==> onyx <==
==> flow/design.v <==
module JAM (
input CLK,
input RST,
output reg [2:0] W,
output reg [2:0] J,
input [6:0] Cost,
output [3:0] MatchCount,
output [9:0] MinCost,
output Valid );
parameter INIT  = 4'b0000;
parameter COMP  = 4'b0001;
parameter CHAN  = 4'b0010;
parameter FIND  = 4'b0011;
parameter EXCH  = 4'b0100;
parameter REV   = 4'b0101;
parameter GIVE  = 4'b0110;
parameter COUNT = 4'b0111;
parameter VALID = 4'b1000;
reg [3:0] curr_state;
reg [3:0] next_state;
parameter [0:3*128-1] mapTbl = {3'd7, 3'd6, 3'd5, 3'd6, 3'd4, 3'd6, 3'd5, 3'd6, 3'd3, 3'd6, 3'd5, 3'd6, 3'd4, 3'd6, 3'd5, 3'd6,
                            	3'd2, 3'd6, 3'd5, 3'd6, 3'd4, 3'd6, 3'd5, 3'd6, 3'd3, 3'd6, 3'd5, 3'd6, 3'd4, 3'd6, 3'd5, 3'd6,
                            	3'd1, 3'd6, 3'd5, 3'd6, 3'd4, 3'd6, 3'd5, 3'd6, 3'd3, 3'd6, 3'd5, 3'd6, 3'd4, 3'd6, 3'd5, 3'd6,
                	            3'd2, 3'd6, 3'd5, 3'd6, 3'd4, 3'd6, 3'd5, 3'd6, 3'd3, 3'd6, 3'd5, 3'd6, 3'd4, 3'd6, 3'd5, 3'd6,
                		  	    3'd0, 3'd6, 3'd5, 3'd6, 3'd4, 3'd6, 3'd5, 3'd6, 3'd3, 3'd6, 3'd5, 3'd6, 3'd4, 3'd6, 3'd5, 3'd6,
                			    3'd2, 3'd6, 3'd5, 3'd6, 3'd4, 3'd6, 3'd5, 3'd6, 3'd3, 3'd6, 3'd5, 3'd6, 3'd4, 3'd6, 3'd5, 3'd6,
                			    3'd1, 3'd6, 3'd5, 3'd6, 3'd4, 3'd6, 3'd5, 3'd6, 3'd3, 3'd6, 3'd5, 3'd6, 3'd4, 3'd6, 3'd5, 3'd6,
                				3'd2, 3'd6, 3'd5, 3'd6, 3'd4, 3'd6, 3'd5, 3'd6, 3'd3, 3'd6, 3'd5, 3'd6, 3'd4, 3'd6, 3'd5, 3'd6};
reg [0:6] compare;
reg [3:0] permutation [0:7];
reg [3:0] permutation_rot [0:7];
reg [3:0] permutation_ex [0:7];
reg [1:0] FIND_count;
wire [2:0] rot;
wire done;
reg [3:0] matchcount;
reg [9:0] mincost;
always@(posedge CLK) begin
	if(RST) curr_state <= INIT;
	else    curr_state <= next_state; 
end 
always@(*)begin
	case (curr_state)
	INIT  : next_state = COMP;
	COMP  : next_state = CHAN;  
	CHAN  : next_state = FIND;  
	FIND  : if(FIND_count==2) next_state = EXCH;  
	        else next_state = FIND;
	EXCH  : next_state = REV;  
	REV   : next_state = GIVE;  
	GIVE  : next_state = COUNT;
	COUNT : if(done) next_state = VALID;
			else next_state = COMP;
	VALID : next_state =  INIT;
	default : next_state = INIT;
	endcase
end
reg [3:0] count;
reg [9:0] cost;
reg start;
always@(posedge CLK) begin
	if(RST) start <= 0;
	else if(~RST) start <= 1;
	else start <= start;
end 
always@(posedge CLK) begin
	if(RST) begin
		W <= 0;
		J <= 0;
		count <= 1;
	end
	else begin
		W <= count >= 8 ? 0 : count;
		J <= permutation[count >= 8 ? 0 : count];
		if(count == 10) begin
			count <= 2;
			W <= 1;
			J <= permutation[1];
		end
		else begin
			count <= count + 1;
		end
	end
end
always@(posedge CLK) begin
	if(curr_state==INIT) begin
		mincost <= 10'd1023;
		matchcount <= 0;
		cost <= 0;
	end
	else if(start)begin
		cost <= cost + Cost;
		if(count == 10) begin
			if(cost < mincost)begin
				mincost <= cost;
				matchcount <= 1;
			end
			else if(cost == mincost)begin
				matchcount <= matchcount + 1;
			end
			cost <= 0;
		end
	end
end
assign MatchCount = matchcount;
assign MinCost = mincost;
always@(posedge CLK)begin
	if(curr_state == COMP) begin
		compare[6] <= permutation[6] < permutation[7];
		compare[5] <= permutation[5] < permutation[6];
		compare[4] <= permutation[4] < permutation[5];
		compare[3] <= permutation[3] < permutation[4];
		compare[2] <= permutation[2] < permutation[3];
		compare[1] <= permutation[1] < permutation[2];
		compare[0] <= permutation[0] < permutation[1];
	end
end
assign rot = mapTbl[compare*3+:3];
always @(posedge CLK) begin
	if(curr_state == CHAN) begin
  		permutation_rot[0] <= 0<=rot || (0>rot && permutation[0]<permutation[rot]) ? 8 : permutation[0];
  		permutation_rot[1] <= 1<=rot || (1>rot && permutation[1]<permutation[rot]) ? 8 : permutation[1];
  		permutation_rot[2] <= 2<=rot || (2>rot && permutation[2]<permutation[rot]) ? 8 : permutation[2];
  		permutation_rot[3] <= 3<=rot || (3>rot && permutation[3]<permutation[rot]) ? 8 : permutation[3];
  		permutation_rot[4] <= 4<=rot || (4>rot && permutation[4]<permutation[rot]) ? 8 : permutation[4];
  		permutation_rot[5] <= 5<=rot || (5>rot && permutation[5]<permutation[rot]) ? 8 : permutation[5];
  		permutation_rot[6] <= 6<=rot || (6>rot && permutation[6]<permutation[rot]) ? 8 : permutation[6];
  		permutation_rot[7] <= 7<=rot || (7>rot && permutation[7]<permutation[rot]) ? 8 : permutation[7];
  	end
end
reg [2:0] minIdx1;
reg [2:0] minIdx2;
reg [2:0] minIdx3;
reg [2:0] minIdx4;
reg [2:0] minIdx11;
reg [2:0] minIdx22;
reg [2:0] minIdx;
always@(posedge CLK)begin
	if(curr_state==INIT) begin
		FIND_count <= 0;
	end
	if(curr_state==FIND && FIND_count==0)begin
		minIdx4 <= permutation_rot[7] > permutation_rot[6] ? 6 : 7;
		minIdx3 <= permutation_rot[5] > permutation_rot[4] ? 4 : 5;
		minIdx2 <= permutation_rot[3] > permutation_rot[2] ? 2 : 3;
		minIdx1 <= permutation_rot[1] > permutation_rot[0] ? 0 : 1;
		FIND_count <= 1;
	end
	else if(curr_state==FIND && FIND_count==1)begin
		minIdx22 <= permutation_rot[minIdx4] > permutation_rot[minIdx3] ? minIdx3 : minIdx4;
		minIdx11 <= permutation_rot[minIdx2] > permutation_rot[minIdx1] ? minIdx1 : minIdx2;
		FIND_count <= 2;
	end
	else if(curr_state==FIND && FIND_count==2)begin
		minIdx <= permutation_rot[minIdx22] > permutation_rot[minIdx11] ? minIdx11 : minIdx22;
		FIND_count <= 0;
	end
	else begin
		FIND_count <= 0;
	end
end
always@(posedge CLK) begin
	if(curr_state==COMP) begin
		permutation_ex[0] <= permutation[0];
		permutation_ex[1] <= permutation[1];
		permutation_ex[2] <= permutation[2];
		permutation_ex[3] <= permutation[3];
		permutation_ex[4] <= permutation[4];
		permutation_ex[5] <= permutation[5];
		permutation_ex[6] <= permutation[6];
		permutation_ex[7] <= permutation[7];
	end
	else if(curr_state==EXCH) begin
		permutation_ex[rot] <= permutation[minIdx];
		permutation_ex[minIdx] <= permutation[rot];
	end
	else if(curr_state == REV)begin
		if(0>rot)
			permutation_ex[0] <= permutation_ex[7-(0-rot-1)];
		if(1>rot)
			permutation_ex[1] <= permutation_ex[7-(1-rot-1)];
		if(2>rot)
			permutation_ex[2] <= permutation_ex[7-(2-rot-1)];
		if(3>rot)
			permutation_ex[3] <= permutation_ex[7-(3-rot-1)];
		if(4>rot)
			permutation_ex[4] <= permutation_ex[7-(4-rot-1)];
		if(5>rot)
			permutation_ex[5] <= permutation_ex[7-(5-rot-1)];
		if(6>rot)
			permutation_ex[6] <= permutation_ex[7-(6-rot-1)];
		if(7>rot)
			permutation_ex[7] <= permutation_ex[7-(7-rot-1)];
	end
end
always@(posedge CLK)begin
	if(curr_state == INIT) begin
		permutation[0] <= 0;
		permutation[1] <= 1;
		permutation[2] <= 2;
		permutation[3] <= 3;
		permutation[4] <= 4;
		permutation[5] <= 5;
		permutation[6] <= 6;
		permutation[7] <= 7;
	end
	else if(curr_state == GIVE) begin
		permutation[0] <= permutation_ex[0];
		permutation[1] <= permutation_ex[1];
		permutation[2] <= permutation_ex[2];
		permutation[3] <= permutation_ex[3];
		permutation[4] <= permutation_ex[4];
		permutation[5] <= permutation_ex[5];
		permutation[6] <= permutation_ex[6];
		permutation[7] <= permutation_ex[7];
	end
end
assign done = compare==0;
assign Valid = (curr_state == VALID);
endmodule
==> flow/run.sh <==
#!/bin/bash
# the make line also repeats each setting of config.mk as NAME=value (left out here)
make -C /OpenROAD-flow-scripts/flow DESIGN_CONFIG=/design/flow/config.mk WORK_HOME=/design/flow/orfs CLKGATE_MAP_FILE= finish
==> flow/config.mk <==
export PLATFORM = sky130hd
export DESIGN_NAME = JAM
export DESIGN_NICKNAME = JAM
export VERILOG_FILES = /design/flow/design.v
export SDC_FILE = /design/flow/constraint.sdc
export NUM_CORES = 4
export LEC_CHECK = 0
export CAP_MARGIN = 20
export CORE_MARGIN = 2
export CORE_UTILIZATION = 58
export CTS_CLUSTER_DIAMETER = 384
export CTS_CLUSTER_SIZE = 53
export PLACE_DENSITY = 0.83
export SETUP_SLACK_MARGIN = 0.33
export SLEW_MARGIN = 20
==> flow/constraint.sdc <==
create_clock -name core_clock -period 6.2 [get_ports {CLK}]
set_input_delay 1.2400 -clock core_clock [delete_from_list [all_inputs] [get_ports {CLK}]]
set_output_delay 1.2400 -clock core_clock [all_outputs]
set_load 0.01 [all_outputs]
==> inputs of indigo, as changes to onyx <==
==> flow/config.mk (replaced) <==
export PLATFORM = sky130hd
export DESIGN_NAME = JAM
export DESIGN_NICKNAME = JAM
export VERILOG_FILES = /design/flow/design.v
export SDC_FILE = /design/flow/constraint.sdc
export NUM_CORES = 4
export LEC_CHECK = 0
export ABC_AREA = 1
export CAP_MARGIN = 20
export CORE_MARGIN = 2
export CORE_UTILIZATION = 72
export CTS_CLUSTER_SIZE = 72
export PLACE_DENSITY_LB_ADDON = 0.12
export SETUP_SLACK_MARGIN = 1.59
export SLEW_MARGIN = 20
==> flow/constraint.sdc (replaced) <==
create_clock -name core_clock -period 5.77 [get_ports {CLK}]
set_input_delay 1.1540 -clock core_clock [delete_from_list [all_inputs] [get_ports {CLK}]]
set_output_delay 1.1540 -clock core_clock [all_outputs]
set_load 0.01 [all_outputs]
==> comparison <==
- indigo stopped in global routing (5_1_grt). onyx finished with timing, DRC and antenna clean.
- Between onyx and indigo, the lower synthesized cell count is in onyx (gap about 10%, measured against indigo).
- Of onyx and indigo, onyx has the higher area after synthesis (gap 11%, measured against indigo).
- Against indigo, the die size of onyx is higher by about 36%.
==> figures <==
| item | indigo | onyx |
|---|---|---|
| Run status | aborted with a tool error | timing/DRC/antenna clean |
| Last stage reached | global routing (5_1_grt) | - |
| Syn Area/Cell | 7.19 um2 | 8.86 um2 |
| Post-synthesis share of cell area spent on full adders, half adders and majority gates | 12.5% | 11.3% |
| Placer's final routability congestion estimate | 1.10 | 1.03 |
| Share of synthesized area occupied by flip-flops and latches | 32.1% | 29.0% |
| Chip Footprint | 0.0186 mm2 | 0.0253 mm2 |
| Mapped Area | 0.0126 mm2 | 0.0139 mm2 |
| Cells resized by post-CTS repair | 142 | 61 |
| Post-synthesis cell count | 1752 | 1575 |
| Post CTS Setup Buffer Count | 53 | 18 |

========
==> trial 98: inputs <==
RTL: the design.v shown in full above, as it stands there.
clock: 6.2 ns
lec_check: 0
cap_margin: 20
core_margin: 2
core_utilization: 40
setup_slack_margin: -0.6
slew_margin: 20
run.sh (not shown) runs the stock make flow with config.mk's settings and CLKGATE_MAP_FILE=.
==> trial 48 (differences from trial 98) <==
--- a/flow/config.mk
+++ b/flow/config.mk
@@ -7,6 +7,7 @@
 export LEC_CHECK = 0
+export ABC_AREA = 1
 export CAP_MARGIN = 20
 export CORE_MARGIN = 2
-export CORE_UTILIZATION = 40
-export SETUP_SLACK_MARGIN = -0.6
+export CORE_UTILIZATION = 63
+export CTS_CLUSTER_SIZE = 100
 export SLEW_MARGIN = 20
==> flow/constraint.sdc (replaced) <==
create_clock -name core_clock -period 3.67 [get_ports {CLK}]
set_input_delay 0.7340 -clock core_clock [delete_from_list [all_inputs] [get_ports {CLK}]]
set_output_delay 0.7340 -clock core_clock [all_outputs]
set_load 0.01 [all_outputs]
==> notes <==
In trial 98 the first-iteration DRC count is smaller than in trial 48, by about 27%.
Between trial 98 and trial 48, the lower power is in trial 98 (gap 42%, measured against trial 48).
Flip-flop count is the same in trial 98 and trial 48.
Between trial 48 and trial 98, the lower combinational power is in trial 98 (gap about 110%, measured against trial 98).
Against trial 48, the die area of trial 98 is larger by about 70%.
Trial 98 finished but failed the layout checks on negative setup slack. Trial 48 completed, yet does not pass: negative setup slack.
==> figures <==
| quantity | trial 98 | trial 48 |
|---|---|---|
| Number of logic gates | 1214 | 1285 |
| Number of cells traversed by the worst register-to-register path | 27 | 31 |
| Result of the run | finished with violations | finished with violations |
| Reasons for failing layout checks | negative setup slack | negative setup slack |
| Sw Ratio | 28.68% | 28.46% |
| Reg-to-Reg Start | compare[6] | compare[1] |
| Fraction of the cycle the final worst path needs | 101.3% | 135.9% |
| Largest stage delay on the critical path | 540 ps | 530 ps |
| Amount of wire on met3 after detailed routing | 4205 um | 6588 um |
| Multi-input gate share of total cell area | 56.96% | 52.35% |
| Filler instances | 3352 | 1238 |
| Peak fanout along the critical path | 11 | 6 |
| Area inside the core boundary | 0.03446 mm2 | 0.01953 mm2 |

========
==> delta: inputs <==
RTL: the design.v shown in full above, as it stands there.
Settings: LEC_CHECK=0, CAP_MARGIN=20, CORE_MARGIN=2, CORE_UTILIZATION=65, SLEW_MARGIN=20; clock period 3.44 ns.
==> inputs of violet, as changes to delta <==
--- a/flow/config.mk
+++ b/flow/config.mk
@@ -9,3 +9,3 @@
 export CORE_MARGIN = 2
-export CORE_UTILIZATION = 65
+export CORE_UTILIZATION = 57
 export SLEW_MARGIN = 20
==> flow/constraint.sdc (replaced) <==
create_clock -name core_clock -period 3.67 [get_ports {CLK}]
set_input_delay 0.7340 -clock core_clock [delete_from_list [all_inputs] [get_ports {CLK}]]
set_output_delay 0.7340 -clock core_clock [all_outputs]
set_load 0.01 [all_outputs]
==> inputs of lagoon, as changes to delta <==
--- a/flow/config.mk
+++ b/flow/config.mk
@@ -9,3 +9,3 @@
 export CORE_MARGIN = 2
-export CORE_UTILIZATION = 65
+export CORE_UTILIZATION = 8
 export SLEW_MARGIN = 20
==> flow/constraint.sdc (replaced) <==
create_clock -name core_clock -period 7.64 [get_ports {CLK}]
set_input_delay 1.5280 -clock core_clock [delete_from_list [all_inputs] [get_ports {CLK}]]
set_output_delay 1.5280 -clock core_clock [all_outputs]
set_load 0.01 [all_outputs]
==> results.sh <==
# source this file to load flow results
export IMPL_status="complete, but fails checks"
export IMPL_violatedChecks="setup timing"
export IMPL_coreArea_um2=24200
export IMPL_final_setup_worst_slack_ps=-2370
export IMPL_placed_area_um2=16600
export IMPL_setup_viol=96
(the above is from violet)
==> results.sh <==
# source this file to load flow results
export IMPL_first_global_vias=12100
export IMPL_hold_ws_ps=451
export IMPL_placed_area_um2=17000
export IMPL_final_setup_worst_slack_ps=564
export IMPL_chipArea_um2=178000
export IMPL_coreArea_um2=174000
export IMPL_flops=161
export IMPL_ys_sh_aoi=0.234
export IMPL_setup_viol=0
export IMPL_logic_area_um2=9050
export IMPL_status="timing/DRC/antenna clean"
(the above is from lagoon)
==> results.sh <==
# yosys + openroad results
export IMPL_flow_first_error="[ERROR DRT-9419] Inst _1879_ not found in insts_set_"
export IMPL_status="stopped before the end"
export IMPL_haltStage="global routing (5_1_grt)"
export IMPL_coreArea_um2=21000
export IMPL_placed_area_um2=16500
(the above is from delta)

========
==> inputs of raven <==
Starts from the design.v that is shown in full above.
export LEC_CHECK = 0
export ABC_AREA = 1
export CAP_MARGIN = 20
export CORE_MARGIN = 2
export CORE_UTILIZATION = 65
export CTS_CLUSTER_SIZE = 72
export SLEW_MARGIN = 20
create_clock -name core_clock -period 5.77 [get_ports {CLK}]
==> inputs of juniper, as changes to raven <==
Settings changed: ABC_AREA 1 to not set, CORE_UTILIZATION 65 to 23, CTS_CLUSTER_SIZE 72 to not set.
==> flow/constraint.sdc (replaced) <==
create_clock -name core_clock -period 6.2 [get_ports {CLK}]
set_input_delay 1.2400 -clock core_clock [delete_from_list [all_inputs] [get_ports {CLK}]]
set_output_delay 1.2400 -clock core_clock [all_outputs]
set_load 0.01 [all_outputs]
==> inputs of quartz, as changes to raven <==
Settings changed: CAP_MARGIN 20 to 15, CORE_ASPECT_RATIO set to 0.5, CORE_UTILIZATION 65 to 69, CTS_CLUSTER_DIAMETER set to 354, CTS_CLUSTER_SIZE 72 to 99, PLACE_DENSITY set to 0.37.
==> flow/constraint.sdc (replaced) <==
create_clock -name core_clock -period 3.82 [get_ports {CLK}]
set_input_delay 0.7640 -clock core_clock [delete_from_list [all_inputs] [get_ports {CLK}]]
set_output_delay 0.7640 -clock core_clock [all_outputs]
set_load 0.01 [all_outputs]
==> inputs of zinc, as changes to raven <==
Settings changed: ABC_AREA 1 to not set, CORE_ASPECT_RATIO set to 0.73, CORE_UTILIZATION 65 to 40, CTS_CLUSTER_DIAMETER set to 327, CTS_CLUSTER_SIZE 72 to not set, HOLD_SLACK_MARGIN set to 0.25, SETUP_SLACK_MARGIN set to 1.69, SLEW_MARGIN 20 to 15, TNS_END_PERCENT set to 55.
==> flow/constraint.sdc (replaced) <==
create_clock -name core_clock -period 7.64 [get_ports {CLK}]
set_input_delay 1.5280 -clock core_clock [delete_from_list [all_inputs] [get_ports {CLK}]]
set_output_delay 1.5280 -clock core_clock [all_outputs]
set_load 0.01 [all_outputs]
==> results <==
Non-clock buffer count: raven is lower than zinc (77).
Register-to-register slack: juniper < raven < zinc.
Cell count, highest first: juniper, zinc, raven.
Sequential power: zinc < juniper < raven.
raven finished with timing, DRC and antenna clean. juniper finished clean. quartz stopped in 5_1_grt. zinc ran to the end with no violations.
Of juniper and zinc, zinc has the higher worst setup slack (gap 1.4 ns).
Against juniper, the final area of zinc is lower by 4.6%.
Count of clock-buffer cells in the layout, highest first: juniper, raven, zinc.
The highest die size belongs to juniper, the lowest to quartz.
Clock power: raven is higher than juniper (about 9%).
In zinc the hold slack is higher than in raven, by 0.012 ns.
Power is estimated from default activity; no workload was simulated.
